$ cat design/flow/config.mk
export PLATFORM = sky130hd
export DESIGN_NAME = gioco
export DESIGN_NICKNAME = gioco
export VERILOG_FILES = /design/flow/design.v
export SDC_FILE = /design/flow/constraint.sdc
export NUM_CORES = 4
export LEC_CHECK = 0
export CAP_MARGIN = 5
export CORE_MARGIN = 2
export CORE_UTILIZATION = 47
export CTS_CLUSTER_DIAMETER = 304
export GPL_TIMING_DRIVEN = 0
export MAX_ROUTING_LAYER = met4
export PLACE_DENSITY = 0.69
export SETUP_SLACK_MARGIN = 0.15
export SLEW_MARGIN = 20
export TNS_END_PERCENT = 65
$ cat design/flow/constraint.sdc
create_clock -name core_clock -period 18.8 [get_ports {i_clk}]
set_input_delay 3.7600 -clock core_clock [delete_from_list [all_inputs] [get_ports {i_clk}]]
set_output_delay 3.7600 -clock core_clock [all_outputs]
set_load 0.01 [all_outputs]
$ cat design/flow/design.v
module flipflop(clk,en,rst,i_xdirpal,i_ydirpal,i_xnav,i_ynav,i_xpal,i_ypal,i_bri1,i_bri2,i_bri3, i_bri4,i_bri5,i_bri6,i_bri7, i_bri8,
				i_bri9, i_bri10,o_bri1,o_bri2,o_bri3, o_bri4,o_bri5,o_bri6,o_bri7, o_bri8, o_bri9, o_bri10,
				i_life, o_life, i_brick, o_brick, i_red1, i_red2, i_red3, i_red4, i_blue5, i_blue6, i_blue7, o_red1,o_red2,o_red3,o_red4,
				o_blue5, o_blue6, o_blue7,o_xdirpal,o_ydirpal,o_xnav,o_ynav,o_xpal,o_ypal
);
input clk,en,rst;
input i_xdirpal, i_ydirpal;
input [9:0] i_xnav,i_ynav,i_xpal,i_ypal;
input i_bri1,i_bri2,i_bri3, i_bri4,i_bri5,i_bri6,i_bri7, i_bri8,i_bri9,i_bri10 ;
output reg [9:0] o_xnav,o_ynav,o_xpal,o_ypal;
output reg  o_xdirpal,o_ydirpal;
output reg o_bri1,o_bri2,o_bri3, o_bri4,o_bri5,o_bri6,o_bri7, o_bri8, o_bri9, o_bri10; 
output reg [1:0] o_life;
output reg [3:0] o_brick;
input [1:0]  i_life;
input [3:0]  i_brick;
input [1:0] i_red1, i_red2, i_red3, i_red4;
input[1:0] i_blue5, i_blue6, i_blue7;
output reg [1:0]  o_red1,o_red2,o_red3,o_red4;
output reg [1:0]   o_blue5, o_blue6, o_blue7;
parameter IX_NAV = 10'd 320;	 
parameter IY_NAV = 10'd 470;
parameter IX_PAL = 10'd 320;	 
parameter IY_PAL = 10'd 450;
parameter VITE = 2'd 3;
parameter BLOCCHI = 4'd 10;
parameter RED = 2'd 3;
parameter BLUE = 2'd 2;
always@(posedge clk)
	if(rst) begin							 
				o_bri1<=1'b1;
				o_bri2<=1'b1;
				o_bri3<=1'b1;
				o_bri4<=1'b1;
				o_bri5<=1'b1;
				o_bri6<=1'b1;
				o_bri7<=1'b1;
				o_bri8<=1'b1;
				o_bri9<=1'b1;
				o_bri10<=1'b1;
				o_xdirpal<=1'b0;
				o_xnav<=IX_NAV;
				o_xpal<=IX_PAL;
				o_ydirpal<=1'b0;
				o_ynav<=IY_NAV;
				o_ypal<=IY_PAL;				
				o_life<=VITE;
				o_brick<=BLOCCHI;
				o_blue5<=BLUE;
				o_blue6<=BLUE;
				o_blue7<=BLUE;
				o_red1<=RED;
				o_red2<=RED;
				o_red3<=RED;
				o_red4<=RED;
			end
	else if(en) begin							 
				o_bri1<=i_bri1;
				o_bri2<=i_bri2;
				o_bri3<=i_bri3;
				o_bri4<=i_bri4;
				o_bri5<=i_bri5;
				o_bri6<=i_bri6;
				o_bri7<=i_bri7;
				o_bri8<=i_bri8;
				o_bri9<=i_bri9;
				o_bri10<=i_bri10;
				o_xdirpal<=i_xdirpal;
				o_xnav<=i_xnav;
				o_xpal<=i_xpal;
				o_ydirpal<=i_ydirpal;
				o_ynav<=i_ynav;
				o_ypal<=i_ypal;
				o_life<=i_life;
				o_brick<=i_brick;
				o_blue5<=i_blue5;
				o_blue6<=i_blue6;
				o_blue7<=i_blue7;
				o_red1<=i_red1;
				o_red2<=i_red2;
				o_red3<=i_red3;
				o_red4<=i_red4;
			end
endmodule
module gioco(
	i_ani_stb,														 
	i_clk,															 
	i_rst,															 
	i_animate,														 
	i_dx, 															 
	i_sx,																 
	i_start,															 
	o_x1_pal, o_x2_pal,											 
	o_y1_pal, o_y2_pal,
	o_x1_nav, o_x2_nav,											 
	o_y1_nav, o_y2_nav,
	bri1,bri2,bri3,bri4,bri5,bri6,bri7,bri8,bri9,bri10, 
	ok, ko,															 
	ff_life															 
);
input i_ani_stb, i_clk, i_rst, i_animate, i_dx, i_sx, i_start;
output [9:0] o_x1_pal, o_x2_pal, o_y1_pal, o_y2_pal, o_x1_nav, o_x2_nav, o_y1_nav, o_y2_nav;
output reg bri1,bri2,bri3,bri4,bri5,bri6,bri7,bri8,bri9,bri10;
output reg ok,ko;												
output [1:0] ff_life;
wire ff_bri1, ff_bri2, ff_bri3, ff_bri4,ff_bri5, ff_bri6, ff_bri7, ff_bri8,ff_bri9, ff_bri10;
wire [9:0] ff_x_nav,ff_y_nav,ff_x_pal,ff_y_pal;	
wire ff_x_dirpal,ff_y_dirpal;							
wire [3:0] ff_brick;
wire [1:0] ff_red1,ff_red2,ff_red3,ff_red4;
wire [1:0] ff_blue5,ff_blue6,ff_blue7;
parameter H_SIZE_BRI = 10'd 32;					 
parameter L_SIZE_BRI = 10'd 10; 					 
parameter H_SIZE_NAV = 10'd 32; 					 
parameter L_SIZE_NAV = 10'd 3;  					 
parameter IX_NAV = 10'd 320;						 
parameter IY_NAV = 10'd 470;						 
parameter D_WIDTH = 10'd 640; 				 	 
parameter D_HEIGHT = 10'd 480;					 
parameter H_SIZE_PAL = 10'd 2;					 
parameter IX_PAL = 10'd 320;						 
parameter IY_PAL = 10'd 460;						 
parameter VITE = 2'd 3;								 
parameter BLOCCHI = 4'd 10;						 
parameter ROSSO = 2'd 3;							 
parameter BLU = 2'd 2;								 
parameter wait1=4'b 0000;							 
parameter s0=4'b 0001;
parameter val=4'b 0010;
parameter win=4'b 0100;
parameter go=4'b 1000;
reg [3:0] snext,sreg;								
reg[9:0] x_nav;										 
reg[9:0] y_nav;										 
reg[9:0] x_pal;										 
reg[9:0] y_pal;										 
reg x_dir_pal;											 
reg y_dir_pal;											 
reg [1:0] life;										
reg [3:0] brick;
reg [1:0] red1,red2,red3,red4;
reg [1:0] blue5,blue6,blue7;
assign o_x1_nav = x_nav - H_SIZE_NAV;   
assign o_x2_nav = x_nav + H_SIZE_NAV;   
assign o_y1_nav = y_nav -L_SIZE_NAV; 	 
assign o_y2_nav = y_nav + L_SIZE_NAV;   
assign o_x1_pal = x_pal - H_SIZE_PAL;	 
assign o_x2_pal = x_pal + H_SIZE_PAL;	 
assign o_y1_pal = y_pal -H_SIZE_PAL;	 
assign o_y2_pal = y_pal + H_SIZE_PAL;	 
flipflop ff(									 
	.clk(i_clk),						
	.en(i_ani_stb),
	.rst(i_rst),
	.i_xdirpal(x_dir_pal),			
	.i_ydirpal(y_dir_pal),
	.i_xnav(x_nav),
	.i_ynav(y_nav),
	.i_xpal(x_pal),
	.i_ypal(y_pal),
	.i_bri1(bri1),
	.i_bri2(bri2),
	.i_bri3(bri3),
	.i_bri4(bri4),
	.i_bri5(bri5),
	.i_bri6(bri6),
	.i_bri7(bri7),
	.i_bri8(bri8),
	.i_bri9(bri9),
	.i_bri10(bri10),
	.i_life(life),
	.i_brick(brick),
	.i_red1(red1),
	.i_red2(red2),
	.i_red3(red3),
	.i_red4(red4),
	.i_blue5(blue5),
	.i_blue6(blue6),
	.i_blue7(blue7),
	.o_xdirpal(ff_x_dirpal),		 
	.o_ydirpal(ff_y_dirpal),
	.o_xnav(ff_x_nav),
	.o_ynav(ff_y_nav),
	.o_xpal(ff_x_pal),
	.o_ypal(ff_y_pal),
	.o_bri1(ff_bri1),
	.o_bri2(ff_bri2),
	.o_bri3(ff_bri3),
	.o_bri4(ff_bri4),
	.o_bri5(ff_bri5),
	.o_bri6(ff_bri6),
	.o_bri7(ff_bri7),
	.o_bri8(ff_bri8),
	.o_bri9(ff_bri9),
	.o_bri10(ff_bri10),
	.o_life(ff_life),
	.o_brick(ff_brick),
	.o_red1(ff_red1),
	.o_red2(ff_red2),
	.o_red3(ff_red3),
	.o_red4(ff_red4),
	.o_blue5(ff_blue5),
	.o_blue6(ff_blue6),
	.o_blue7(ff_blue7)
);
always@(posedge i_clk)				 
		if(i_rst)						 
			sreg<=wait1;
		else if(i_ani_stb) sreg<=snext;
always@(*)								 
		case(sreg)
			wait1:if(!i_start) snext=s0;							 
					else snext=wait1;
			s0:   if(i_animate&&i_ani_stb) snext=val; 		 
					else snext=s0;
			val:															 
				 if(!ff_life)
					snext=go;
				 else if(!ff_brick)
					snext=win;
				 else if(!(i_animate&&i_ani_stb))
						snext=s0;
				 else snext = val;
			win: if(!i_start) snext=wait1;						 
				  else snext=win;
			go:  if(!i_start) snext=wait1;						 
				  else snext=go;
			default: snext=wait1;
		endcase
always@(*)								 
	begin
		x_dir_pal=0;					 
		y_dir_pal=0;
		x_nav=IX_NAV;
		y_nav=IY_NAV;
		x_pal=IX_PAL;
		y_pal=IY_PAL;
		bri1=1;
		bri2=1;
		bri3=1;
		bri4=1;
		bri5=1;
		bri6=1;
		bri7=1;
		bri8=1;
		bri9=1;
		bri10=1;
		life=VITE;
		brick=BLOCCHI;
		ok=0;
		ko=0;
		red1=ROSSO;
		red2=ROSSO;
		red3=ROSSO;
		red4=ROSSO;
		blue5=BLU;
		blue6=BLU;
		blue7=BLU;
		case(sreg)
			wait1:				
				begin
					x_dir_pal=0;		
					y_dir_pal=0;
					x_nav=IX_NAV;
					y_nav=IY_NAV;
					x_pal=IX_PAL;
					y_pal=IY_PAL;
				   bri1=1;
					bri2=1;
					bri3=1;
					bri4=1;
					bri5=1;
					bri6=1;
					bri7=1;
					bri8=1;
					bri9=1;
					bri10=1;
					life=VITE;
					brick=BLOCCHI;
					red1=ROSSO;
					red2=ROSSO;
					red3=ROSSO;
					red4=ROSSO;
					blue5=BLU;
					blue6=BLU;
					blue7=BLU;
				end
		val: 
			begin
				x_dir_pal=ff_x_dirpal;						
				y_dir_pal=ff_y_dirpal;
				x_nav=ff_x_nav;
				y_nav=ff_y_nav;
				x_pal=ff_x_pal;
				y_pal=ff_y_pal;
				bri1=ff_bri1;
				bri2=ff_bri2;
				bri3=ff_bri3;
				bri4=ff_bri4;
				bri5=ff_bri5;
				bri6=ff_bri6;
				bri7=ff_bri7;
				bri8=ff_bri8;
				bri9=ff_bri9;
				bri10=ff_bri10;
				life=ff_life;
				brick=ff_brick;
				red1=ff_red1;
				red2=ff_red2;
				red3=ff_red3;
				red4=ff_red4;
				blue5=ff_blue5;
				blue6=ff_blue6;
				blue7=ff_blue7;
				x_pal = (x_dir_pal) ? x_pal + 10'd 2 : x_pal - 10'd 2;  		
				y_pal = (y_dir_pal) ? y_pal + 10'd 2 : y_pal - 10'd 2;
				if (i_sx==1 && i_dx==0)										 
					begin															 
					x_nav =x_nav+10'd 3;										 
						if (x_nav >= (D_WIDTH-H_SIZE_NAV-12'd 1))		 
							x_nav = (D_WIDTH-H_SIZE_NAV-10'd 1);		 
					end
				else if(i_dx==1 && i_sx ==0)								 
					begin
					x_nav = x_nav - 10'd 3;									 
						if (x_nav <= H_SIZE_NAV+12'd 1)					 
							x_nav = H_SIZE_NAV + 10'd 1;					 
					end
						else 
							x_nav=x_nav;										 
				if((y_pal <= 73)&&(y_pal >= 71))
				begin
					if((x_pal >= 140)&&(x_pal <=202)&&bri1)  
						begin
							y_dir_pal =1;  
							red1=red1-2'd 1;
							if(!red1)
								begin
									brick = brick -4'd 1;
									bri1= 1'd 0;
								end
						end
					if((x_pal >= 232)&&(x_pal <=296)&&bri2)  
						begin
							y_dir_pal =1;  
							red2=red2-2'd 1;
							if(!red2)
								begin
									brick = brick -4'd 1;	
									bri2= 1'd 0;
								end
						end
				if((x_pal >=346)&&(x_pal <=410)&&bri3)  
					begin
						y_dir_pal =1;  
						red3=red3-2'd 1;
						if(!red3)
							begin
								brick = brick -4'd 1;
								bri3= 1'd 0;
							end
					end
				if((x_pal >= 440)&&(x_pal <=504)&&bri4)  
					begin
						y_dir_pal =1;  
						red4=red4-2'd 1;
						if(!red4)
							begin
								brick = brick -4'd 1;
								bri4=1'd 0;
							end
					end
			end
	if((y_pal <= 123)&&(y_pal >= 121))
			begin
			if((x_pal >= 184)&&(x_pal <=248)&&bri5)  
					begin
					y_dir_pal =1;  
					blue5=blue5-2'd 1;
					if(!blue5)
					begin
						brick = brick -4'd 1;	
						bri5= 1'd 0;
					end
					end
				if((x_pal >= 288)&&(x_pal <=352)&&bri6)  
					begin
					y_dir_pal =1;  
					blue6=blue6-2'd 1;
					if(!blue6)
						begin	
							brick = brick -4'd 1;	
							bri6=1'd 0;
						end
					end	
				if((x_pal >= 392)&&(x_pal <=456)&&bri7)  
					begin
					y_dir_pal =1;  
					blue7=blue7-2'd 1;
					if(!blue7)
					begin
					brick = brick -4'd 1;	
					bri7= 1'd 0;
					end
					end
			end
		if((y_pal <= 173)&&(y_pal >= 171))
		begin 	if((x_pal >= 232)&&(x_pal <=296)&&bri8)  
					begin
					y_dir_pal =1;  
					bri8= 1'd 0;
				brick = brick -4'd 1;	
					end
				if((x_pal >= 346)&&(x_pal <=410)&&bri9)  
					begin
					y_dir_pal =1;  
					bri9= 1'd 0;
				brick = brick -4'd 1;	
					end
			end
			if((y_pal <= 203)&&(y_pal >= 201)&&bri10)
			begin
			if((x_pal >= 288)&&(x_pal <=352))  
					begin
					y_dir_pal =1;  
					bri10= 1'd 0;	
					brick = brick -4'd 1;
					end		
			end
			if((y_pal<=70)&&(y_pal>=50))
			begin
			if((x_pal<=205)&&(x_pal>=203)&&bri1)
					begin
						x_dir_pal=1;	 
						red1=red1-2'd 1;
						if(!red1)
						begin
						bri1=1'd 0;	
						brick = brick -4'd 1;
						end
					end
			if((x_pal<=205)&&(x_pal>=203)&&bri2)
					begin
						x_dir_pal=1;	 
						red2=red2-2'd 1;
						if(!red2)
						begin
						bri2=1'd 0;
					brick = brick -4'd 1;	
					end
					end
			if((x_pal<=413)&&(x_pal>=411)&&bri3)
						begin
							x_dir_pal=1;	 
						red3=red3-2'd 1;
					if(!red3)	begin	bri3=1'd 0;	
							brick = brick -4'd 1;
						end
						end
			if((x_pal<=507)&&(x_pal>=505)&&bri4)
						begin
							x_dir_pal=1;	 
							red4=red4-2'd 1;
							if(!red4)
							begin
							bri4=1'd 0;	
							brick = brick -4'd 1;
							end
						end
if((x_pal>=135)&&(x_pal<=137)&&bri1)
						begin
							x_dir_pal=0;	 
							red1=red1-2'd 1;
							if(!red1)
							begin
							bri1=1'd 0;	
							brick = brick -4'd 1;
							end
							end
			if((x_pal>=229)&&(x_pal<=231)&&bri2)
						begin
							x_dir_pal=0;	 
							red2=red2-2'd 1;
							if(!red2)
							begin
							bri2=1'd 0;	
							brick = brick -4'd 1;
							end
						end
			if((x_pal>=343)&&(x_pal<=345)&&bri3)
						begin
							x_dir_pal=0;	 
							red3=red3-2'd 1;
							if(!red3)
							begin
							bri3=1'd 0;	
							brick = brick -4'd 1;
							end
						end
			if((x_pal>=437)&&(x_pal<=439)&&bri4)
						begin
							x_dir_pal=0;	 
							red4=red4-2'd 1;
							if(!red4)
							begin
							bri4=1'd 0;	
							brick = brick -4'd 1;
							end
						end
				end
	if((y_pal<=120)&&(y_pal>=100))	
		begin
		if((x_pal<=251)&&(x_pal>=249)&&bri5)
						begin
							x_dir_pal=1;	 
							blue5=blue5-2'd 1;
							if(!blue5)
							begin 
							bri5=1'd 0;	
							brick = brick -4'd 1;
							end
							end
			if((x_pal<=355)&&(x_pal>=353)&&bri6)	 
						begin
							x_dir_pal=1;	 
							blue6=blue6-2'd 1;
							if(!blue6)
							begin
							bri6=1'd 0;	
							brick = brick -4'd 1;
							end
					end
			if((x_pal<=459)&&(x_pal>=457)&&bri7)	 
						begin
							x_dir_pal=1;	 
							blue7=blue7-2'd 1;
							if(!blue7)
							begin
							bri7=1'd 0;	
							brick = brick -4'd 1;
							end
						end
	if((x_pal>=181)&&(x_pal<=183)&&bri5)
						begin
							x_dir_pal=0;	 
							blue5=blue5-2'd 1;
							if(!blue5)
							begin
							bri5=1'd 0;	
							brick = brick -4'd 1;
							end
						end
			if((x_pal>=285)&&(x_pal<=287)&&bri6)
						begin
							x_dir_pal=0;	 
							blue6=blue6-2'd 1;
							if(!blue6)
							begin
							bri6=1'd 0;	
							brick = brick -4'd 1;
							end
						end	
			if((x_pal>=389)&&(x_pal<=391)&&bri7)
						begin
							x_dir_pal=0;	 
							blue7=blue7-2'd 1;
							if(!blue7)
							begin
							bri7=1'd 0;				
							brick = brick -4'd 1;
							end
						end	
	end
			if((y_pal<=170)&&(y_pal>=150))
			begin
			if((x_pal<=299)&&(x_pal>=297)&&bri8)
						begin
							x_dir_pal=1;	 
							bri8=1'd 0;	
							brick = brick -4'd 1;
						end	
			if((x_pal<=349)&&(x_pal>=347)&&bri9)	 
						begin
							x_dir_pal=1;	 
							bri9=1'd 0;	
							brick = brick -4'd 1;
						end
if((x_pal>=229)&&(x_pal<=231)&&bri8)	 
						begin
							x_dir_pal=0;	 
							bri8=1'd 0;	
							brick = brick -4'd 1;
						end
			if((x_pal>=343)&&(x_pal<=345)&&bri9)	 
						begin
							x_dir_pal=0;	 
							bri9=1'd 0;	
							brick = brick -4'd 1;
						end	
	end
					if((y_pal<=220)&&(y_pal>=200)&&bri10)	 
				begin	
				if((x_pal<=355)&&(x_pal>=353))
				begin
							x_dir_pal=1;	 
							bri10=1'd 0;	
							brick = brick -4'd 1;
						end			
			if((x_pal>=285)&&(x_pal<=287)) 
			begin
							x_dir_pal=0;	 
							bri10=1'd 0;
							brick = brick -4'd 1;	
						end	
			end	
			if((y_pal>=47)&&(y_pal<=49))
		begin	
			if((x_pal >= 138)&&(x_pal <=202)&&bri1)  
					begin
						y_dir_pal = 0;  
						red1=red1-2'd 1;
						if(!red1)
						begin
						bri1 = 1'd 0; 
						brick = brick -4'd 1;
						end
						end
				if((x_pal >= 232)&&(x_pal <=296)&&bri2)  
					begin
						y_dir_pal = 0;  
						red2=red2-2'd 1;
						if(!red2)
						begin
						bri2 =  1'd 0; 
						brick = brick -4'd 1;
						end
					end
				if((x_pal >= 346)&&(x_pal <=410)&&bri3)  
					begin
						y_dir_pal = 0;  
						red3=red3-2'd 1;
						if(!red3)
						begin
						bri3 =  1'd 0;
						brick = brick -4'd 1;	
						end
					end
				if((x_pal >= 440)&&(x_pal <=504)&&bri4)  
					begin
						y_dir_pal = 0;  
						red4=red4-2'd 1;
						if(!red4)
						begin
						bri4 =  1'd 0;
						brick = brick -4'd 1;	
						end
					end	
	end	
		if((y_pal>=97)&&(y_pal<=99))
			begin
			if((x_pal >= 184)&&(x_pal <=248)&&bri5)  
					begin
						y_dir_pal = 0;  
						blue5=blue5-2'd 1;
						if(!blue5)
						begin
						bri5 =  1'd 0;
						brick = brick -4'd 1;	
						end
					end	
				if((x_pal >= 288)&&(x_pal <=352)&&bri6)  
					begin
						y_dir_pal = 0;  
						blue6=blue6-2'd 1;
						if(!blue6)
						begin
						bri6 =  1'd 0; 
						brick = brick -4'd 1;
						end
					end	
				if((x_pal >= 392)&&(x_pal <=456)&&bri7)  
					begin
						y_dir_pal = 0;  
						blue7=blue7-2'd 1;
						if(!blue7)
						begin
						bri7 =  1'd 0; 
						brick = brick -4'd 1;
						end
					end
			end
			if((y_pal>=147)&&(y_pal<=149))
		begin 
			if((x_pal >= 232)&&(x_pal <=296)&&bri8)  
					begin
						y_dir_pal = 0;  
						bri8 =  1'd 0;
						brick = brick -4'd 1;	
					end
				if((x_pal >=346)&&(x_pal <=410)&&bri9)  
					begin
						y_dir_pal = 0;  
						bri9 =  1'd 0;
						brick = brick -4'd 1;	
					end	
			end
			if((y_pal>=197)&&(y_pal<=199))
				if((x_pal >= 288)&&(x_pal <=352)&&bri10)  
					begin
						y_dir_pal = 0;  
						bri10 =  1'd 0;
						brick = brick -4'd 1;	
					end
			if(x_pal <= H_SIZE_PAL+1)					 
				x_dir_pal=1;							 
			if(x_pal >= (D_WIDTH-H_SIZE_PAL-1))			 
				x_dir_pal = 0;							 
			if (y_pal <= H_SIZE_PAL + 1)		 
				y_dir_pal = 1;				 
			if (y_pal>=463)								
				if ((x_pal >= x_nav-H_SIZE_NAV)&&(x_pal <= x_nav + H_SIZE_NAV))	 
					y_dir_pal = 0;							 
				else 
					begin								
						life=life-2'b01;
						x_pal = IX_PAL;
						y_pal = IY_PAL;
						x_nav = IX_NAV;
					end
		end
		s0:
			begin
				x_dir_pal=ff_x_dirpal;						 
				y_dir_pal=ff_y_dirpal;
				x_nav=ff_x_nav;
				y_nav=ff_y_nav;
				x_pal=ff_x_pal;
				y_pal=ff_y_pal;
				bri1=ff_bri1;
				bri2=ff_bri2;
				bri3=ff_bri3;
				bri4=ff_bri4;
				bri5=ff_bri5;
				bri6=ff_bri6;
				bri7=ff_bri7;
				bri8=ff_bri8;
				bri9=ff_bri9;
				bri10=ff_bri10;
				life=ff_life;
				brick=ff_brick;
				red1=ff_red1;
				red2=ff_red2;
				red3=ff_red3;
				red4=ff_red4;
				blue5=ff_blue5;
				blue6=ff_blue6;
				blue7=ff_blue7;
			end
		win:begin
					ok=1;
			 end
		go:begin
					ko=1;
			end
	   default:
			begin
				x_dir_pal=0;
				y_dir_pal=0;
				x_nav=IX_NAV;
				y_nav=IY_NAV;
				x_pal=IX_PAL;
				y_pal=IY_PAL;
				bri1=1;
				bri2=1;
				bri3=1;
				bri4=1;
				bri5=1;
				bri6=1;
				bri7=1;
				bri8=1;
				bri9=1;
				bri10=1;
				life=VITE;
				brick=BLOCCHI;
				ok=0;
				ko=0;
				red1=ROSSO;
				red2=ROSSO;
				red3=ROSSO;
				red4=ROSSO;
				blue5=BLU;
				blue6=BLU;
				blue7=BLU;
			end
		endcase
end			
endmodule
$ cat design/flow/run.sh
#!/bin/bash
# the make line also repeats each setting of config.mk as NAME=value (left out here)
make -C /OpenROAD-flow-scripts/flow DESIGN_CONFIG=/design/flow/config.mk WORK_HOME=/design/flow/orfs CLKGATE_MAP_FILE= finish
==> job_summary.md, run 1 <==
### Yosys + OpenROAD results

| Metric | Value |
|---|---|
| P&R area growth vs syn | 20.32% |
| Top Ports | 101 |
| Startpoint Class | flop |
| Clock group | 185 µW |
| Synth flops | 77 |
| Wire length per cell | 23.17 µm |
| Setup Viol. Count Final | 0 |
| Final WL | 58.96 mm |
| Largest net degree at the start of global routing | 14 |
| Latency at later pin | 0.36 ns |
| Yosys Chip Area | 13,840 µm² |
| Yosys cell types | 107 |
| Worst Setup EP | ff.o_brick[3] |
| Finished Cell Area | 16,650 µm² |
| FMAX | 0.05555 GHz |
| Top logic family | simple AND/OR/NAND/NOR gates |
| Sw Share | 43.61% |
| Post-synth seq share | 11.14% |
| Die area | 30,830 µm² |
| Critical Path Most Common Cell | ha_1 |
| Xor/xnor share | 11.90% |
| Mapped Cells | 2,002 |
| Post-synthesis cell area | 13,840 µm² |
| Worst hold endpoint | ff.o_red4[1] |
| Crit path kind | flop to flop |
| Most numerous cell in the Yosys netlist | nand2_1 |
| Gr usage total | 38.65% |
| WL met3 | 4.782 mm |
| Detailed Place HPWL | 46.74 mm |
| Post-layout minimum cycle time | 18.00 ns |
| Top sig layer | met4 |
| Max-area cell share | 11.14% |
| Combinational logic power | 327 µW |
| First-pass GRT wire length | 90.01 mm |
| Multiplexer share of the synthesized area | 2.522% |
| Die W | 175.6 µm |
| Comb pwr share | 47.6% |
| RePlAce Congestion | 1.061 |
| Flop+latch power | 175 µW |
| Hold Crit Depth | 1 |
| Synth area leader | dfxtp_1 |
| CTS H-tree lvls | 3 |
| CP endpoint kind | flop |
| Worst Hold Class | flop to flop |
| Final max-slew violation count | 0 |
| # fillers | 2,857 |
| Fin util | 57.70% |
| Complex Gates by Area | 26.43% |
| Inserted Clock Buffers | 9 |
| Vias in the first global route | 15,280 |
| CTS Root Cell | clkbuf_16 |
| Num Clock Sinks | 77 |
| Post-layout period usage | 95.75% |
| Async set-reset flop share out of synthesis | 0% |
| Hold Startpoint | ff.o_red4[1] |
| DRC viols | 0 |
| R2r setup slk | 0.80 ns |
| Rows | 62 |
| Switching pwr | 299.6 µW |
| Met1 wire length | 24.74 mm |
| Pwr per Cell Area | 41.25 nW/µm² |
| Buffers & Inverters on Critical Path | 11 |
| Inserted Diodes | 0 |
| Worst path max stage delay | 0.44 ns |
| Internal power | 387.4 µW |
| Final hold violations | 0 |
| IO buf count | 99 |
| Initial Util | 47.96% |
| Worst Skew | 0.01448 ns |
| Tool warnings | 36 |
| Final antenna-violating net count | 0 |
| Simple Share, Synth | 31.00% |
| Fa+ha+maj area frac | 10.23% |
| Slew Limit Headroom | 27.47% |
| Hold_ws | 0.5046 ns |
| DRT iter0 DRCs | 1,549 |
| Top power group | combinational cells |
| Core Area | 28,860 µm² |
| Crit-path slowest cell | dfxtp_2 |
| Clock transition at path regs | 0.07 ns |
| Vias after detailed routing | 16,400 |
| Crit path DRT | 19.04 ns |
| Max-Cap Viols | 0 |
| Crit path depth | 91 |
| Antenna violations before repair | 0 |
| Setup TNS Final | 0 ns |
| CP delay by family, top | adder cells |
| Synth warnings | 2 |
| Synth Net Count | 2,120 |
| WP data arrival | 18.24 ns |
| Main area contributors | dfxtp_1 (11%), ha_1 (9.9%), xnor2_1 (6.6%), nand2_1 (5.6%), nor2_1 (5.5%) |
| Metal2 WL | 25.72 mm |
| Synth Flop Type | dfxtp_1 |
| Fin nets | 2,274 |
| Worst-case clock buffer depth | 2 |
| Reg-to-Reg End | ff.o_brick[3] |
| Critical path fanouts, max | 10 |
| TritonCTS clock tree | done |
| Outcome | complete, no violations |
| R2R cell count | 91 |
| Sequential Power Share | 25.5% |
| DR vias/cell | 6.445 |
| Clock network power share | 27.0% |
| # Cells Yosys | 2,002 |
| Dpl cell area | 15,380 µm² |
| CP startpoint | ff.o_ydirpal |
| Slew @ Worst Pin | 1.080 ns |
| Total grt overflow | 0 |
| Top cells by count | nand2_1 (208), nor2_1 (203), o21ai_0 (125), ha_1 (109), xnor2_1 (104) |
| Total power | 686.9 µW |
| Chip Height | 175.6 µm |
| Static leakage | 0.006448 µW |
| Peak supply drop | 0.03592 mV |
| Count of library flops with an enable pin | 0 |
| Avg Cell Area, Syn | 6.913 µm² |
| Critical R2R Launch | ff.o_ydirpal |
| Drt pass-1 iters | 6 |
[layer usage]
layer | vias to the layer above | GRT usage (%)
li1 | 7620 | -
met1 | 7791 | 49.55
met2 | 818 | 58.87
met3 | 173 | 4.329
met4 | 0 | 22.42
met5 | - | -
[through the flow]
stage                     std cells  setup WS, ns
after CTS                      2526        0.1518
after global routing           2545      -0.05870
after floorplan                2002        0.8780
after detailed placement       2488        -2.438
after global placement         2485        -2.261
final                          2545        0.7986
[final cells by class]
class                           instances  area, µm²  share of cell area, %
Multi-Input combinational cell       1703      11980                  71.96
Tap cell                              384      480.5                  2.885
Sequential cell                        77       1549                  9.302
Buffer                                120      610.6                  3.667
Clock buffer                           11      242.7                  1.458
Inverter                              102      392.9                  2.359
Timing Repair Buffer                  143       1334                  8.010
Clock inverter                          5      60.06                 0.3607
[what timing repair did]
| item | 4_1_cts | 5_1_grt |
|---|---|---|
| hold endpoints to repair | 0 | 0 |
| setup endpoints to repair | 2 | 2 |
| hold buffers | 0 | 0 |
| pin swaps | 11 | 41 |
| gates resized | 55 | 96 |
| gates cloned | 0 | 0 |
| setup buffers | 22 | 19 |
==> run 2, diff against run 1 <==
ABC_AREA = 1   (was default)
CAP_MARGIN = 20   (was 5)
CORE_UTILIZATION = 54   (was 47)
CTS_CLUSTER_DIAMETER = 255   (was 304)
CTS_CLUSTER_SIZE = 98   (was default)
GPL_TIMING_DRIVEN = default   (was 0)
MAX_ROUTING_LAYER = default   (was met4)
PLACE_DENSITY = 0.35   (was 0.69)
SETUP_SLACK_MARGIN = default   (was 0.15)
TNS_END_PERCENT = default   (was 65)
clock period = 12.0 ns   (was 18.8 ns; I/O delays follow)
==> job_summary.md, run 2 <==
### Yosys + OpenROAD results

| Metric | Value |
|---|---|
| Internal power | 771.2 µW (+99%) |
| Critical path fanouts, max | 8 (-2) |
| Main area contributors | nand2_1 (16%), inv_1 (12%), nand3_1 (11%), dfxtp_1 (11%), ha_1 (9.3%) |
| Hold_buf cts | 0 (unchanged) |
| Setup TNS Final | -9.693 ns (-9.693 ns) |
| Detailed Place HPWL | 47.02 mm (+0.59%) |
| Synth flops | 77 (unchanged) |
| CP startpoint | ff.o_xdirpal |
| P&R area growth vs syn | 46.15% |
| Post-layout minimum cycle time | 16.28 ns (-1.724 ns) |
| Max-area cell share | 15.57% (+4.4 points) |
| Post-synth seq share | 10.50% (-0.64 points) |
| WP data arrival | 16.53 ns (-1.71 ns) |
| Most numerous cell in the Yosys netlist | nand2_1 |
| Synth warnings | 2 (unchanged) |
| DRC viols | 0 (unchanged) |
| Fa+ha+maj area frac | 9.564% (-0.66 points) |
| Async set-reset flop share out of synthesis | 0% (unchanged) |
| Core Area | 26,800 µm² (-7.1%) |
| Blocking Checks | setup timing |
| Peak supply drop | 0.07117 mV (+98%) |
| Pwr per Cell Area | 64.56 nW/µm² (+56%) |
| Final antenna-violating net count | 0 (unchanged) |
| Top logic family | simple AND/OR/NAND/NOR gates |
| Critical Path Most Common Cell | nand2_2 |
| Drt pass-1 iters | 9 (+3) |
| RePlAce Congestion | 1.030 (-2.9%) |
| Complex Gates by Area | 14.33% (-12 points) |
| Count of library flops with an enable pin | 0 (unchanged) |
| Max-Cap Viols | 0 (unchanged) |
| Crit path DRT | 12.25 ns (-6.79 ns) |
| DP Cell Count | 3,527 (+42%) |
| Slew @ Worst Pin | 1.136 ns (+0.05612 ns) |
| Mapped Cells | 2,613 (+31%) |
| Sw Share | 44.32% (+0.71 points) |
| CP endpoint kind | flop |
| Avg Cell Area, Syn | 5.618 µm² (-19%) |
| Rows | 60 (-3.2%) |
| First-pass GRT wire length | 91.31 mm (+1.4%) |
| Vias in the first global route | 19,130 (+25%) |
| R2R cell count | 133 (+46%) |
| Crit path depth | 133 (+46%) |
| # fillers | 1,923 (-33%) |
| CTS H-tree lvls | 3 (unchanged) |
| Fin nets | 3,353 (+47%) |
| Initial Util | 54.77% (+6.8 points) |
| Worst Hold Class | flop to flop |
| Non-filler cells, final | 3,581 (+41%) |
| Flop+latch power | 268 µW (+53%) |
| Post-layout period usage | 135.6% (+40 points) |
| Simple Share, Synth | 44.61% (+14 points) |
| CTS Root Cell | clkbuf_16 |
| Final hold violations | 0 (unchanged) |
| Switching pwr | 613.8 µW (+100%) |
| Clock transition at path regs | 0.07 ns (about the same) |
| Die W | 168.9 µm (-3.8%) |
| Final WL | 59.78 mm (+1.4%) |
| Worst path max stage delay | 0.40 ns (-0.04 ns) |
| RSZ-0062 raised after global routing | true |
| Combinational logic power | 837 µW (+160%) |
| TritonCTS clock tree | done |
| Yosys Chip Area | 14,680 µm² (+6.1%) |
| IO buf count | 100 (+1.0%) |
| Total grt overflow | 0 (unchanged) |
| Clock group | 280 µW (+51%) |
| Chip Height | 168.9 µm (-3.8%) |
| Latency at later pin | 0.36 ns (about the same) |
| Top cells by count | nand2_1 (609), inv_1 (461), nand3_1 (333), nor2_1 (221), o21ai_0 (125) |
| Post-synthesis cell area | 14,680 µm² (+6.1%) |
| Critical R2R Launch | ff.o_xdirpal |
| Inserted Diodes | 0 (unchanged) |
| Outcome | complete, but fails checks |
| Worst hold endpoint | ff.o_ynav[9] |
| Inserted Clock Buffers | 9 (unchanged) |
| Hold Crit Depth | 2 (+1) |
| Buffers & Inverters on Critical Path | 15 (+4) |
| Slew Limit Headroom | 23.65% (-3.8 points) |
| Num Clock Sinks | 77 (unchanged) |
| Wire length per cell | 16.69 µm (-28%) |
| Worst-case clock buffer depth | 2 (unchanged) |
| Final max-slew violation count | 0 (unchanged) |
| Reg-to-Reg End | ff.o_brick[3] |
| Crit-path slowest cell | dfxtp_4 |
| Final worst slack | -4.277 ns (-5.076 ns) |
| Worst Setup EP | ff.o_brick[3] |
| Comb pwr share | 60.5% (+13 points) |
| Tool warnings | 41 (+14%) |
| Synth Net Count | 2,731 (+29%) |
| FMAX | 0.06144 GHz (+11%) |
| Vias after detailed routing | 20,240 (+23%) |
| # Cells Yosys | 2,613 (+31%) |
| Sequential Power Share | 19.3% (-6.2 points) |
| DR vias/cell | 5.652 (-12%) |
| Xor/xnor share | 6.248% (-5.6 points) |
| Synth Flop Type | dfxtp_1 |
| Antenna violations before repair | 0 (unchanged) |
| Worst Skew | 0.008868 ns (-0.005610 ns) |
| Gr usage total | 39.26% (+0.61 points) |
| Synth area leader | nand2_1 |
| Yosys cell types | 63 (-41%) |
| Multiplexer share of the synthesized area | 0% (-2.5 points) |
| Clock network power share | 20.2% (-6.8 points) |
| Crit path kind | flop to flop |
| Static leakage | 0.01107 µW (+72%) |
| Startpoint Class | flop |
| Setup Viol. Count Final | 3 (+3) |
| Largest net degree at the start of global routing | 37 (+23) |
| Hold Startpoint | ff.o_ynav[9] |
| Top Ports | 101 (unchanged) |
| Die area | 28,520 µm² (-7.5%) |
| CP delay by family, top | simple AND/OR/NAND/NOR gates |
| DRT iter0 DRCs | 1,912 (+23%) |
| Top power group | combinational cells |
| R2r setup slk | -4.28 ns (-5.08 ns) |
[run 2: layout make-up]
class                      instances  area, µm²  share of cell area [%]
sequential                        77       1548                   7.214
inverter                         491       1876                   8.743
clock buffer                       9      225.2                   1.050
clock inverter                     7      67.56                  0.3149
tap                              341      426.7                   1.989
multi-input combinational       1987      12010                   55.98
timing repair buffer             669       5300                   24.71
[run 2: routing by layer]
layer | vias up | GRT usage, % | wire length (µm)
li1 | 9760 | - | -
met5 | - | 0 | 0
met4 | 0 | 22.19 | 3917
met1 | 9240 | 46.10 | 23350
met3 | 269 | 5.120 | 4562
met2 | 970 | 68.91 | 27950
[run 2: through the flow]
step           hold slack (ns)  power [µW]  cell area, µm²  setup slack [ns]  util, %
3_3_place_gp            0.4402        1002           19960            -4.102    74.49
3_5_place_dp            0.4489        1024           19970            -4.752    74.50
2_1_floorplan           0.4246       675.7           14850            -3.465        -
5_1_grt                 0.4791        1468           21450            -5.067    80.05
6_report                0.4611        1385           21450            -4.277    80.05
4_1_cts                 0.4609        1313           20560            -4.472    76.73
[run 2: what timing repair did]
| action | in CTS | in global routing |
|---|---|---|
| endpoints found under the setup margin | 3 | 3 |
| setup buffers | 15 | 24 |
| pin swaps | 30 | 107 |
| endpoints found under the hold margin | 0 | 0 |
| resized | 40 | 160 |
==> run 3, diff against run 2 <==
CORE_UTILIZATION = 72   (was 54)
CTS_CLUSTER_DIAMETER = 177   (was 255)
CTS_CLUSTER_SIZE = 97   (was 98)
PLACE_DENSITY = default   (was 0.35)
clock period = 30.7 ns   (was 12.0 ns; I/O delays follow)
==> job_summary.md, run 3 <==
### Yosys + OpenROAD results

| Metric | Value |
|---|---|
| Worst Setup EP | ff.o_brick[3] |
| Tool warnings | 38 (-7.3%) |
| Crit-path slowest cell | dfxtp_1 |
| Crit path kind | flop to flop |
| Combinational logic power | 224 µW (-73%) |
| Slew Limit Headroom | 15.14% (-8.5 points) |
| Dpl cell area | 15,780 µm² (-21%) |
| Top Ports | 101 (unchanged) |
| Critical R2R Launch | ff.o_xpal[1] |
| Fin util | 80.04% (about the same) |
| Clock network power share | 25.6% (+5.4 points) |
| Count of library flops with an enable pin | 0 (unchanged) |
| Die W | 146.8 µm (-13%) |
| Max-Cap Viols | 0 (unchanged) |
| Top logic family | simple AND/OR/NAND/NOR gates |
| Hold Startpoint | ff.o_ynav[9] |
| Yosys Chip Area | 14,680 µm² (unchanged) |
| Post-layout period usage | 62.51% (-73 points) |
| CTS H-tree lvls | 3 (unchanged) |
| Chip Height | 146.8 µm (-13%) |
| Drt pass-1 iters | 9 (unchanged) |
| Antenna violations before repair | 0 (unchanged) |
| Core Area | 20,100 µm² (-25%) |
| Worst Skew | 0.01474 ns (+0.005873 ns) |
| Vias after detailed routing | 18,110 (-11%) |
| Latency at later pin | 0.36 ns (about the same) |
| Main area contributors | nand2_1 (16%), inv_1 (12%), nand3_1 (11%), dfxtp_1 (11%), ha_1 (9.3%) |
| WP data arrival | 19.45 ns (+2.92 ns) |
| Vias in the first global route | 17,220 (-10%) |
| Final WL | 49.67 mm (-17%) |
| R2r setup slk | 11.51 ns (+15.79 ns) |
| Switching pwr | 205.6 µW (-67%) |
| TritonCTS clock tree | done |
| Buffers & Inverters on Critical Path | 15 (unchanged) |
| CP delay by family, top | simple AND/OR/NAND/NOR gates |
| Finished Cell Area | 16,090 µm² (-25%) |
| Comb pwr share | 50.5% (-10 points) |
| RePlAce Congestion | 1.047 (+1.6%) |
| Internal power | 237.5 µW (-69%) |
| R2R cell count | 131 (-1.5%) |
| CTS Root Cell | clkbuf_16 |
| Top cells by count | nand2_1 (609), inv_1 (461), nand3_1 (333), nor2_1 (221), o21ai_0 (125) |
| Inserted Diodes | 0 (unchanged) |
| Setup TNS Final | 0 ns (+9.693 ns) |
| Outcome | complete, no violations |
| Initial Util | 73.01% (+18 points) |
| Static leakage | 0.008178 µW (-26%) |
| Mapped Cells | 2,613 (unchanged) |
| Slew @ Worst Pin | 1.261 ns (+0.1255 ns) |
| DRC viols | 0 (unchanged) |
| Pwr per Cell Area | 27.53 nW/µm² (-57%) |
| Max-area cell share | 15.57% (unchanged) |
| Hold_buf cts | 0 (unchanged) |
| Flop+latch power | 106 µW (-60%) |
| PostCTS Resize Cnt | 0 (-100%) |
| Sw Share | 46.41% (+2.1 points) |
| Final max-slew violation count | 0 (unchanged) |
| Sequential Power Share | 23.9% (+4.6 points) |
| Inserted Clock Buffers | 9 (unchanged) |
| Area taken by flip-flops and latches | 1541 µm² (-0.40%) |
| Total grt overflow | 0 (unchanged) |
| Avg Cell Area, Syn | 5.618 µm² (unchanged) |
| Async set-reset flop share out of synthesis | 0% (unchanged) |
| Logic cell area | 10,980 µm² (-8.6%) |
| Multiplexer share of the synthesized area | 0% (unchanged) |
| Clock group | 114 µW (-59%) |
| Worst Hold Class | flop to flop |
| IO buf count | 100 (unchanged) |
| Yosys cell types | 63 (unchanged) |
| Worst-case clock buffer depth | 2 (unchanged) |
| Synth Flop Type | dfxtp_1 |
| Startpoint Class | flop |
| DR vias/cell | 6.138 (+8.6%) |
| Rows | 52 (-13%) |
| Fa+ha+maj area frac | 9.564% (unchanged) |
| Wire length per cell | 16.83 µm (+0.82%) |
| First-pass GRT wire length | 80.33 mm (-12%) |
| P&R area growth vs syn | 9.623% |
| Gr usage total | 45.02% (+5.8 points) |
| Simple Share, Synth | 44.61% (unchanged) |
| Synth Net Count | 2,731 (unchanged) |
| Final hold violations | 0 (unchanged) |
| Num Clock Sinks | 77 (unchanged) |
| # fillers | 1,532 (-20%) |
| FMAX | 0.05211 GHz (-15%) |
| DRT iter0 DRCs | 2,003 (+4.8%) |
| Crit path DRT | 30.96 ns (+18.71 ns) |
| Setup Viol. Count Final | 0 (-3) |
| Total power | 443.1 µW (-68%) |
| Critical Path Most Common Cell | nand2_1 |
| Detailed Place HPWL | 39.30 mm (-16%) |
| Reg-to-Reg End | ff.o_brick[3] |
| Synth warnings | 2 (unchanged) |
| Post-CTS Setup Inserts | 0 (-15) |
| # Cells Yosys | 2,613 (unchanged) |
| Largest net degree at the start of global routing | 37 (unchanged) |
| Most numerous cell in the Yosys netlist | nand2_1 |
| Hold_ws | 0.4496 ns (-0.01149 ns) |
| Xor/xnor share | 6.248% (unchanged) |
| Top power group | combinational cells |
| Crit path depth | 131 (-1.5%) |
| Post-layout minimum cycle time | 19.19 ns (+2.915 ns) |
| Critical path fanouts, max | 12 (+4) |
| Synth area leader | nand2_1 |
| Worst path max stage delay | 0.47 ns (+0.07 ns) |
| Post-synth seq share | 10.50% (unchanged) |
| Final antenna-violating net count | 0 (unchanged) |
| Fin nets | 2,794 (-17%) |
| Synth flops | 77 (unchanged) |
| Hold Crit Depth | 2 (unchanged) |
| RSZ-0062 raised after global routing | false |
| Peak supply drop | 0.03327 mV (-53%) |
| Post-synthesis cell area | 14,680 µm² (unchanged) |
| CP endpoint kind | flop |
| Complex Gates by Area | 14.33% (unchanged) |
| Clock transition at path regs | 0.07 ns (about the same) |
| Die area | 21,550 µm² (-24%) |
| Worst hold endpoint | ff.o_ynav[9] |
| CP startpoint | ff.o_xpal[1] |
## run 3: layer usage
metal / part of all wire [%] / global-route usage [%]
met1: 37 / 52.18
met2: 44 / 74.08
met3: 11 / 9.472
met4: 7.9 / 31.89
met5: 0 / 0
## run 3: metrics by stage
step	setup WS [ns]	instances
floorplan	13.90	2613
global route	9.769	2951
finish	11.51	2951
CTS	11.81	2951
detailed placement	11.84	2935
global placement	12.53	2935
## run 3: cell type report
cell class | instances | share of cell area [%]
clock inverters | 6 | 0.4510
repair buffers | 110 | 6.687
flip-flops and latches | 77 | 9.579
multi-input cells | 1987 | 68.23
inverters | 491 | 11.53
well taps | 270 | 2.099
clock buffers | 10 | 1.423
==> run 4, diff against run 3 <==
ABC_AREA = default   (was 1)
CORE_UTILIZATION = 71   (was 72)
CTS_CLUSTER_DIAMETER = default   (was 177)
CTS_CLUSTER_SIZE = 35   (was 97)
PLACE_DENSITY_LB_ADDON = 0.28   (was default)
SLEW_MARGIN = 35   (was 20)
clock period = 16.2 ns   (was 30.7 ns; I/O delays follow)
==> job_summary.md, run 4 <==
### Metrics collected by this job

| Metric | Value |
|---|---|
| Fail Step | 5_1_grt |
| Yosys cell types | 107 (+70%) |
| Yosys Chip Area | 13,840 µm² (-5.7%) |
| # Cells Yosys | 2,002 (-23%) |
| Synth warnings | 2 (unchanged) |
| Hold_buf cts | 0 (unchanged) |
| Most numerous cell in the Yosys netlist | nand2_1 |
| Die W | 143.6 µm (-2.2%) |
| Gr usage total | 68.26% |
| CTS H-tree lvls | 3 (unchanged) |
| Outcome | did not finish |
| Die area | 20,630 µm² (-4.3%) |
| Rows | 51 (-1.9%) |
| Top Ports | 101 (unchanged) |
| Post-synth seq share | 11.14% (+0.64 points) |
| Xor/xnor share | 11.90% (+5.6 points) |
| Core Area | 19,270 µm² (-4.1%) |
| Simple Share, Synth | 31.00% (-14 points) |
| Multiplexer share of the synthesized area | 2.522% (+2.5 points) |
| Num Clock Sinks | 77 (unchanged) |
| Top logic family | simple AND/OR/NAND/NOR gates |
| Top cells by count | nand2_1 (208), nor2_1 (203), o21ai_0 (125), ha_1 (109), xnor2_1 (104) |
| DP Cell Count | 2,358 (-20%) |
| Count of library flops with an enable pin | 0 (unchanged) |
| Avg Cell Area, Syn | 6.913 µm² (+23%) |
| Synth Flop Type | dfxtp_1 |
| Synth area leader | dfxtp_1 |
| Max-area cell share | 11.14% (-4.4 points) |
| CTS Root Cell | clkbuf_16 |
| Fa+ha+maj area frac | 10.23% (+0.66 points) |
| Synth Net Count | 2,120 (-22%) |
| Async set-reset flop share out of synthesis | 0% (unchanged) |
| Total grt overflow | 5 |
| Detailed Place HPWL | 40.88 mm (+4.0%) |
| Main area contributors | dfxtp_1 (11%), ha_1 (9.9%), xnor2_1 (6.6%), nand2_1 (5.6%), nor2_1 (5.5%) |
| IO buf count | 100 (unchanged) |
| Worst-case clock buffer depth | 2 (unchanged) |
| Chip Height | 143.6 µm (-2.2%) |
| Initial Util | 71.82% (-1.2 points) |
| RePlAce Congestion | 1.225 (+17%) |
| Complex Gates by Area | 26.43% (+12 points) |
| Inserted Clock Buffers | 9 (unchanged) |
| Dpl cell area | 15,820 µm² (+0.21%) |
| Post-synthesis cell area | 13,840 µm² (-5.7%) |
| Mapped Cells | 2,002 (-23%) |
| Error msg | [ERROR GRT-0232] Routing congestion too high. Check the congestion heatmap in the GUI. |
| Synth flops | 77 (unchanged) |
## run 4: repair_timing
item | CTS
buffers inserted | 40
hold endpoints to repair | 0
resized | 68
pin swaps | 41
endpoints found under the setup margin | 2
cloned | 0
## run 4: stage by stage
stage / util [%] / setup TNS (ns) / setup slack, ns / total power (µW)
2_1_floorplan: - / -0.1619 / -0.1619 / 426.9
3_3_place_gp: 82.06 / 0 / 0.01066 / 543.8
4_1_cts: 86.68 / -0.4409 / -0.4409 / 766.8
3_5_place_dp: 82.07 / -1.017 / -0.8284 / 557.2
## run 4: routing by layer
layer / global-route usage, % / GRT overflow
met1: 70.81 / 0
met2: 85.91 / 4
met3: 53.95 / 0
met4: 56.71 / 1
met5: 24.31 / 0
==> run 5, diff against run 4 <==
CAP_MARGIN = 15   (was 20)
CORE_ASPECT_RATIO = 0.72   (was default)
CORE_UTILIZATION = 72   (was 71)
CTS_CLUSTER_DIAMETER = 388   (was default)
CTS_CLUSTER_SIZE = 21   (was 35)
HOLD_SLACK_MARGIN = 0.08   (was default)
MIN_ROUTING_LAYER = met1   (was default)
PLACE_DENSITY_LB_ADDON = default   (was 0.28)
SETUP_SLACK_MARGIN = -0.87   (was default)
SLEW_MARGIN = 20   (was 35)
clock period = 9.2 ns   (was 16.2 ns; I/O delays follow)
==> job_summary.md, run 5 <==
### Metrics collected by this job

| Metric | Value |
|---|---|
| Outcome | did not finish |
| Fail Step | 3_5_place_dp |
| Error msg | [ERROR DPL-0038] Utilization greater than 100%, impossible to legalize |
| Core Area | 18,600 µm² (-3.5%) |
| Most numerous cell in the Yosys netlist | nand2_1 |
| Synth flops | 77 (unchanged) |
| Multiplexer share of the synthesized area | 2.522% (unchanged) |
| Yosys Chip Area | 13,840 µm² (unchanged) |
| Max-area cell share | 11.14% (unchanged) |
| Top logic family | simple AND/OR/NAND/NOR gates |
| Count of library flops with an enable pin | 0 (unchanged) |
| Die area | 20,360 µm² (-1.3%) |
| Synth warnings | 2 (unchanged) |
| Synth area leader | dfxtp_1 |
| Fa+ha+maj area frac | 10.23% (unchanged) |
| Mapped Cells | 2,002 (unchanged) |
| Top Ports | 101 (unchanged) |
| Avg Cell Area, Syn | 6.913 µm² (unchanged) |
| # Cells Yosys | 2,002 (unchanged) |
| Simple Share, Synth | 31.00% (unchanged) |
| IO buf count | 100 (unchanged) |
| Post-synthesis cell area | 13,840 µm² (unchanged) |
| Die W | 167.4 µm (+17%) |
| Chip Height | 121.6 µm (-15%) |
| Post-synth seq share | 11.14% (unchanged) |
| Yosys cell types | 107 (unchanged) |
| Xor/xnor share | 11.90% (unchanged) |
| Complex Gates by Area | 26.43% (unchanged) |
| Top cells by count | nand2_1 (208), nor2_1 (203), o21ai_0 (125), ha_1 (109), xnor2_1 (104) |
| Main area contributors | dfxtp_1 (11%), ha_1 (9.9%), xnor2_1 (6.6%), nand2_1 (5.6%), nor2_1 (5.5%) |
| Synth Flop Type | dfxtp_1 |
| RePlAce Congestion | 1.244 (+1.6%) |
| Rows | 42 (-18%) |
| Initial Util | 74.39% (+2.6 points) |
| Async set-reset flop share out of synthesis | 0% (unchanged) |
| Synth Net Count | 2,120 (unchanged) |
==> run 5: through the flow <==
step | instance area [µm²] | instances | hold slack (ns) | TNS [ns] | power, µW
after floorplan | 14260 | 2002 | 0.4527 | -14.45 | 753.5
after global placement | 19250 | 2789 | 0.5051 | -13.78 | 1113
==> run 6, diff against run 5 <==
ABC_AREA = 1   (was default)
CORE_ASPECT_RATIO = default   (was 0.72)
CTS_CLUSTER_DIAMETER = 177   (was 388)
CTS_CLUSTER_SIZE = 97   (was 21)
HOLD_SLACK_MARGIN = default   (was 0.08)
MIN_ROUTING_LAYER = default   (was met1)
SETUP_SLACK_MARGIN = default   (was -0.87)
TNS_END_PERCENT = 15   (was default)
clock period = 12.0 ns   (was 9.2 ns; I/O delays follow)
==> job_summary.md, run 6 <==
### Metrics collected by this job

| Metric | Value |
|---|---|
| Multiplexer share of the synthesized area | 0% (-2.5 points) |
| IO buf count | 100 (unchanged) |
| Chip Height | 146.8 µm (+21%) |
| Post-synth seq share | 10.50% (-0.64 points) |
| Most numerous cell in the Yosys netlist | nand2_1 |
| Avg Cell Area, Syn | 5.618 µm² (-19%) |
| Die area | 21,550 µm² (+5.8%) |
| Yosys cell types | 63 (-41%) |
| Top cells by count | nand2_1 (609), inv_1 (461), nand3_1 (333), nor2_1 (221), o21ai_0 (125) |
| Mapped Cells | 2,613 (+31%) |
| Count of library flops with an enable pin | 0 (unchanged) |
| Xor/xnor share | 6.248% (-5.6 points) |
| Synth Flop Type | dfxtp_1 |
| Fa+ha+maj area frac | 9.564% (-0.66 points) |
| Async set-reset flop share out of synthesis | 0% (unchanged) |
| Initial Util | 73.01% (-1.4 points) |
| # Cells Yosys | 2,613 (+31%) |
| Complex Gates by Area | 14.33% (-12 points) |
| Synth Net Count | 2,731 (+29%) |
| Post-synthesis cell area | 14,680 µm² (+6.1%) |
| Synth warnings | 2 (unchanged) |
| Top logic family | simple AND/OR/NAND/NOR gates |
| RePlAce Congestion | 1.099 (-12%) |
| Error msg | [ERROR DPL-0033] detailed placement checks failed during check placement. |
| Simple Share, Synth | 44.61% (+14 points) |
| Core Area | 20,100 µm² (+8.1%) |
| Synth area leader | nand2_1 |
| Synth flops | 77 (unchanged) |
| Main area contributors | nand2_1 (16%), inv_1 (12%), nand3_1 (11%), dfxtp_1 (11%), ha_1 (9.3%) |
| Fail Step | 3_5_place_dp |
| Yosys Chip Area | 14,680 µm² (+6.1%) |
| Max-area cell share | 15.57% (+4.4 points) |
| Rows | 52 (+24%) |
| Top Ports | 101 (unchanged) |
| Die W | 146.8 µm (-12%) |
| Outcome | did not finish |
run 6: metrics by stage:
stage | instances | hold slack [ns] | worst slack (ns)
floorplan | 2613 | 0.4246 | -3.465
global placement | 3433 | 0.4344 | -3.904
==> run 7, diff against run 6 <==
ABC_AREA = default   (was 1)
CAP_MARGIN = 20   (was 15)
CORE_ASPECT_RATIO = 1.0   (was default)
CORE_MARGIN = 5   (was 2)
CORE_UTILIZATION = 42   (was 72)
CTS_CLUSTER_DIAMETER = default   (was 177)
CTS_CLUSTER_SIZE = default   (was 97)
GPL_ROUTABILITY_DRIVEN = 0   (was default)
PLACE_DENSITY = 0.76   (was default)
SETUP_SLACK_MARGIN = 5.0   (was default)
TNS_END_PERCENT = default   (was 15)
clock period = 25.7 ns   (was 12.0 ns; I/O delays follow)
==> job_summary.md, run 7 <==
### Yosys + OpenROAD results

| Metric | Value |
|---|---|
| Internal power | 305.0 µW |
| RSZ-0062 raised after global routing | false |
| Antenna violations before repair | 2 |
| Static leakage | 0.006062 µW |
| Buffers & Inverters on Critical Path | 4 |
| Crit path depth | 88 |
| Top power group | combinational cells |
| Top Ports | 101 (unchanged) |
| Switching pwr | 211.1 µW |
| Final WL | 53.08 mm |
| Synth warnings | 2 (unchanged) |
| Worst Hold Class | flop to flop |
| Final hold violations | 0 |
| Worst hold endpoint | ff.o_red3[1] |
| Num Clock Sinks | 77 |
| Clock transition at path regs | 0.07 ns |
| Outcome | complete, no violations |
| CP delay by family, top | adder cells |
| Synth Net Count | 2,120 (-22%) |
| R2R cell count | 88 |
| Slew @ Worst Pin | 1.234 ns |
| IO buf count | 100 (unchanged) |
| Combinational logic power | 221 µW |
| Die area | 36,680 µm² (+70%) |
| Pwr per Cell Area | 32.83 nW/µm² |
| Worst Setup EP | ff.o_brick[3] |
| Inserted Clock Buffers | 9 |
| Sequential Power Share | 25.0% |
| Critical path fanouts, max | 13 |
| Clock network power share | 32.2% |
| Xor/xnor share | 11.90% (+5.6 points) |
| First-pass GRT wire length | 81.79 mm |
| Gr usage total | 27.68% |
| Hold Crit Depth | 1 |
| Wire length per cell | 21.33 µm |
| Mapped Cells | 2,002 (-23%) |
| # fillers | 3,218 |
| Main area contributors | dfxtp_1 (11%), ha_1 (9.9%), xnor2_1 (6.6%), nand2_1 (5.6%), nor2_1 (5.5%) |
| # Cells Yosys | 2,002 (-23%) |
| Crit-path slowest cell | fa_1 |
| CP startpoint | ff.o_xpal[1] |
| CTS Root Cell | clkbuf_16 |
| CP endpoint kind | flop |
| Clock group | 166 µW |
| Final antenna-violating net count | 0 |
| Simple Share, Synth | 31.00% (-14 points) |
| Post-synthesis cell area | 13,840 µm² (-5.7%) |
| Vias after detailed routing | 16,420 |
| Max-area cell share | 11.14% (-4.4 points) |
| FMAX | 0.05041 GHz |
| Post-layout minimum cycle time | 19.84 ns |
| Hold Startpoint | ff.o_red3[1] |
| P&R area growth vs syn | 13.59% |
| Drt pass-1 iters | 10 |
| Yosys Chip Area | 13,840 µm² (-5.7%) |
| Synth flops | 77 (unchanged) |
| Fa+ha+maj area frac | 10.23% (+0.66 points) |
| Crit path kind | flop to flop |
| Worst-case clock buffer depth | 2 |
| Vias in the first global route | 15,290 |
| Setup Viol. Count Final | 0 |
| WP data arrival | 20.09 ns |
| Complex Gates by Area | 26.43% (+12 points) |
| Setup TNS Final | 0 ns |
| Chip Height | 191.5 µm (+30%) |
| R2r setup slk | 5.86 ns |
| DR vias/cell | 6.599 |
| TritonCTS clock tree | done |
| Hold_buf cts | 0 |
| Flop+latch power | 129 µW |
| Top cells by count | nand2_1 (208), nor2_1 (203), o21ai_0 (125), ha_1 (109), xnor2_1 (104) |
| Comb pwr share | 42.8% |
| Synth Flop Type | dfxtp_1 |
| Latency at later pin | 0.36 ns |
| Tool warnings | 36 |
| Post-layout period usage | 77.19% |
| Sw Share | 40.90% |
| Crit path DRT | 25.95 ns |
| Critical R2R Launch | ff.o_xpal[1] |
| Die W | 191.5 µm (+30%) |
| Initial Util | 42.54% (-30 points) |
| Most numerous cell in the Yosys netlist | nand2_1 |
| Max-Cap Viols | 0 |
| Core Area | 32,540 µm² (+62%) |
| Reg-to-Reg End | ff.o_brick[3] |
| Final max-slew violation count | 0 |
| Fin nets | 2,158 |
| Yosys cell types | 107 (+70%) |
| Total grt overflow | 0 |
| Post-synth seq share | 11.14% (+0.64 points) |
| Critical Path Most Common Cell | ha_1 |
| Startpoint Class | flop |
| Area taken by flip-flops and latches | 1544 µm² |
| Worst path max stage delay | 0.53 ns |
| Peak supply drop | 0.03684 mV |
| DRC viols | 0 |
| Largest net degree at the start of global routing | 60 |
| Count of library flops with an enable pin | 0 (unchanged) |
| DRT iter0 DRCs | 2,646 |
| Avg Cell Area, Syn | 6.913 µm² (+23%) |
| Detailed Place HPWL | 40.16 mm |
| Rows | 66 (+27%) |
| Async set-reset flop share out of synthesis | 0% (unchanged) |
| Worst Skew | 0.01354 ns |
| Multiplexer share of the synthesized area | 2.522% (+2.5 points) |
| CTS H-tree lvls | 3 |
| Logic cell area | 11,500 µm² |
| Hold_ws | 0.4876 ns |
| Top logic family | simple AND/OR/NAND/NOR gates |
| Synth area leader | dfxtp_1 |
| Slew Limit Headroom | 17.00% |
## run 7: cell type report
class	count	share of cell area, %
antenna	1	0.01592
clock buffer	9	1.433
clock inverter	7	0.9312
inverter	102	2.571
multi-input combinational	1703	73.13
sequential	77	9.822
tap	442	3.518
timing repair buffer	147	8.580
## run 7: per-stage QoR
step                      worst slack, ns  power [µW]  utilization, %  std cells  instance area [µm²]
after global placement              5.849       329.0           46.45       2457                15110
final                               5.863       516.1           48.32       2488                15720
after floorplan                     7.778       265.5               -       2002                13840
after global routing                4.921       534.7           48.32       2488                15720
after CTS                           5.031       498.2           47.61       2473                15490
after detailed placement            5.041       333.3           46.45       2457                15110
## run 7: repair_timing
action | CTS | global route
setup endpoints to repair | 1 | 2
buffers inserted | 0 | 14
pin swaps | 0 | 3
hold endpoints to repair | 0 | 0
gates cloned | 0 | 0
gates resized | 1 | 30
## run 7: layer usage
metal	vias up	track usage (%)	wire, µm
li1	7395	-	-
met1	7474	34.17	19930
met2	1226	42.31	22300
met3	324	7.341	6664
met4	0	18.26	4189
met5	-	0	0
==> run 8, diff against run 7 <==
ABC_AREA = 1   (was default)
CAP_MARGIN = 35   (was 20)
CORE_ASPECT_RATIO = default   (was 1.0)
CORE_MARGIN = 2   (was 5)
CORE_UTILIZATION = 68   (was 42)
CTS_CLUSTER_DIAMETER = 49   (was default)
CTS_CLUSTER_SIZE = 73   (was default)
GPL_ROUTABILITY_DRIVEN = default   (was 0)
MIN_ROUTING_LAYER = met1   (was default)
PLACE_DENSITY = default   (was 0.76)
SETUP_SLACK_MARGIN = default   (was 5.0)
clock period = 16.5 ns   (was 25.7 ns; I/O delays follow)
==> job_summary.md, run 8 <==
### Yosys + OpenROAD results

| Metric | Value |
|---|---|
| Met1 Resource Use GR | 52.89% (+19 points) |
| Met3 Usage GRT | 10.03% (+2.7 points) |
| Main area contributors | nand2_1 (16%), inv_1 (12%), nand3_1 (11%), dfxtp_1 (11%), ha_1 (9.3%) |
| Async set-reset flop share out of synthesis | 0% (unchanged) |
| RePlAce Congestion | 1.083 |
| Inserted Clock Buffers | 9 (unchanged) |
| Synth area leader | nand2_1 |
| RSZ-0062 raised after global routing | true |
| Final hold violations | 0 (unchanged) |
| Worst path max stage delay | 0.42 ns (-0.11 ns) |
| Met2 Resource Use GR | 76.45% (+34 points) |
| Static leakage | 0.009369 µW (+55%) |
| Worst Hold Class | flop to flop |
| Slew @ Worst Pin | 1.184 ns (-0.04956 ns) |
| Critical Path Most Common Cell | nand2_2 |
| Vias after detailed routing | 20,560 (+25%) |
| Setup Viol. Count Final | 2 (+2) |
| Final worst slack | -0.2802 ns (-6.144 ns) |
| Critical R2R Launch | ff.o_xpal[1] |
| Clock network power share | 23.3% (-8.9 points) |
| Yosys cell types | 63 (-41%) |
| Hold Startpoint | ff.o_ynav[9] |
| Combinational logic power | 544 µW (+150%) |
| Post-layout minimum cycle time | 16.78 ns (-3.056 ns) |
| Blocking Checks | setup timing |
| Buffers & Inverters on Critical Path | 15 (+11) |
| Fa+ha+maj area frac | 9.564% (-0.66 points) |
| R2R cell count | 129 (+47%) |
| Latency at later pin | 0.36 ns (about the same) |
| CTS Root Cell | clkbuf_16 |
| Post-synth seq share | 10.50% (-0.64 points) |
| Top cells by count | nand2_1 (609), inv_1 (461), nand3_1 (333), nor2_1 (221), o21ai_0 (125) |
| Wire length per cell | 19.38 µm (-9.2%) |
| Worst Skew | 0.008431 ns (-0.005110 ns) |
| Internal power | 521.7 µW (+71%) |
| P&R area growth vs syn | 27.76% |
| Startpoint Class | flop |
| Worst-case clock buffer depth | 2 (unchanged) |
| Yosys Chip Area | 14,680 µm² (+6.1%) |
| # Cells Yosys | 2,613 (+31%) |
| WP data arrival | 17.03 ns (-3.06 ns) |
| R2r setup slk | -0.28 ns (-6.14 ns) |
| DR vias/cell | 6.466 (-2.0%) |
| Max-Cap Viols | 0 (unchanged) |
| Pwr per Cell Area | 51.49 nW/µm² (+57%) |
| Gr usage total | 46.45% (+19 points) |
| Crit path kind | flop to flop |
| Top Ports | 101 (unchanged) |
| Critical path fanouts, max | 5 (-8) |
| Detailed Place HPWL | 41.52 mm (+3.4%) |
| Xor/xnor share | 6.248% (-5.6 points) |
| Flop+latch power | 196 µW (+52%) |
| Tool warnings | 40 (+11%) |
| Crit path DRT | 16.75 ns (-9.20 ns) |
| Hold_buf cts | 0 (unchanged) |
| GRT busiest layer | met2 |
| Comb pwr share | 56.3% (+13 points) |
| Final max-slew violation count | 0 (unchanged) |
| CP endpoint kind | flop |
| Sequential Power Share | 20.3% (-4.7 points) |
| Num Clock Sinks | 77 (unchanged) |
| Largest net degree at the start of global routing | 27 (-55%) |
| Slew Limit Headroom | 20.52% (+3.5 points) |
| Die area | 22,780 µm² (-38%) |
| Complex Gates by Area | 14.33% (-12 points) |
| Final antenna-violating net count | 0 (unchanged) |
| Clock transition at path regs | 0.07 ns (about the same) |
| IO buf count | 100 (unchanged) |
| Vias in the first global route | 17,960 (+17%) |
| Outcome | complete, but fails checks |
| First-pass GRT wire length | 85.33 mm (+4.3%) |
| Synth Flop Type | dfxtp_1 |
| Setup TNS Final | -0.4157 ns (-0.4157 ns) |
| Total grt overflow | 0 (unchanged) |
| Die W | 150.9 µm (-21%) |
| Worst hold endpoint | ff.o_ynav[9] |
| Avg Cell Area, Syn | 5.618 µm² (-19%) |
| Synth Net Count | 2,731 (+29%) |
| Total power | 965.6 µW (+87%) |
| Switching pwr | 443.9 µW (+110%) |
| Reg-to-Reg End | ff.o_brick[3] |
| Count of library flops with an enable pin | 0 (unchanged) |
| DRT iter0 DRCs | 3,132 (+18%) |
| Synth flops | 77 (unchanged) |
| Peak supply drop | 0.04519 mV (+23%) |
| Drt pass-1 iters | 14 (+4) |
| Sw Share | 45.97% (+5.1 points) |
| Rows | 53 (-20%) |
| CP startpoint | ff.o_xpal[1] |
| Post-synthesis cell area | 14,680 µm² (+6.1%) |
| FMAX | 0.05959 GHz (+18%) |
| Initial Util | 69.61% (+27 points) |
| Synth warnings | 2 (unchanged) |
| Worst Setup EP | ff.o_brick[3] |
| Chip Height | 150.9 µm (-21%) |
| DRC viols | 0 (unchanged) |
| Final WL | 61.61 mm (+16%) |
| Multiplexer share of the synthesized area | 0% (-2.5 points) |
| CP delay by family, top | simple AND/OR/NAND/NOR gates |
| Top power group | combinational cells |
| Core Area | 21,090 µm² (-35%) |
| TritonCTS clock tree | done |
| Mapped Cells | 2,613 (+31%) |
| Top logic family | simple AND/OR/NAND/NOR gates |
| Max-area cell share | 15.57% (+4.4 points) |
| Crit-path slowest cell | nor2_2 |
| Antenna violations before repair | 1 (-1) |
| CTS H-tree lvls | 3 (unchanged) |
| Simple Share, Synth | 44.61% (+14 points) |
| Post-layout period usage | 101.7% (+25 points) |
| Crit path depth | 129 (+47%) |
| Clock group | 225 µW (+36%) |
| Hold Crit Depth | 2 (+1) |
| Fin nets | 3,015 (+40%) |
| Most numerous cell in the Yosys netlist | nand2_1 |
run 8: what timing repair did:
action                                  4_1_cts  5_1_grt
gates resized                                36      159
pin swaps                                    25      116
endpoints found under the setup margin        2        2
buffers inserted                              7       33
endpoints found under the hold margin         0        0
run 8: routing by layer:
metal | up-vias | routed length [µm]
met3 | 616 | 8732
met5 | - | 0
met1 | 9057 | 20400
met2 | 1773 | 26160
li1 | 9110 | -
met4 | 0 | 6317
run 8: final cells by class:
| class | count | area [µm²] |
|---|---|---|
| clock buffers | 11 | 232.7 |
| flip-flops and latches | 77 | 1548 |
| multi-input cells | 1987 | 11900 |
| well taps | 275 | 344.1 |
| inverters | 491 | 1869 |
| clock inverters | 5 | 82.58 |
| repair buffers | 331 | 2774 |
| fillers | 1109 | 2333 |
| diodes | 2 | 5.005 |
run 8: through the flow:
step / instance area [µm²] / hold WS (ns) / util (%) / cells / setup WS (ns)
CTS: 17780 / 0.4546 / 84.32 / 3143 / -0.9158
finish: 18750 / 0.4533 / 88.93 / 3179 / -0.2802
global placement: 17210 / 0.4346 / 81.59 / 3117 / -0.5360
detailed placement: 17240 / 0.4441 / 81.77 / 3120 / -1.171
floorplan: 14770 / 0.4246 / - / 2613 / 0.003791
global route: 18750 / 0.4719 / 88.91 / 3177 / -1.102
Power figures rest on the tool's default switching activity, not on a simulated workload.
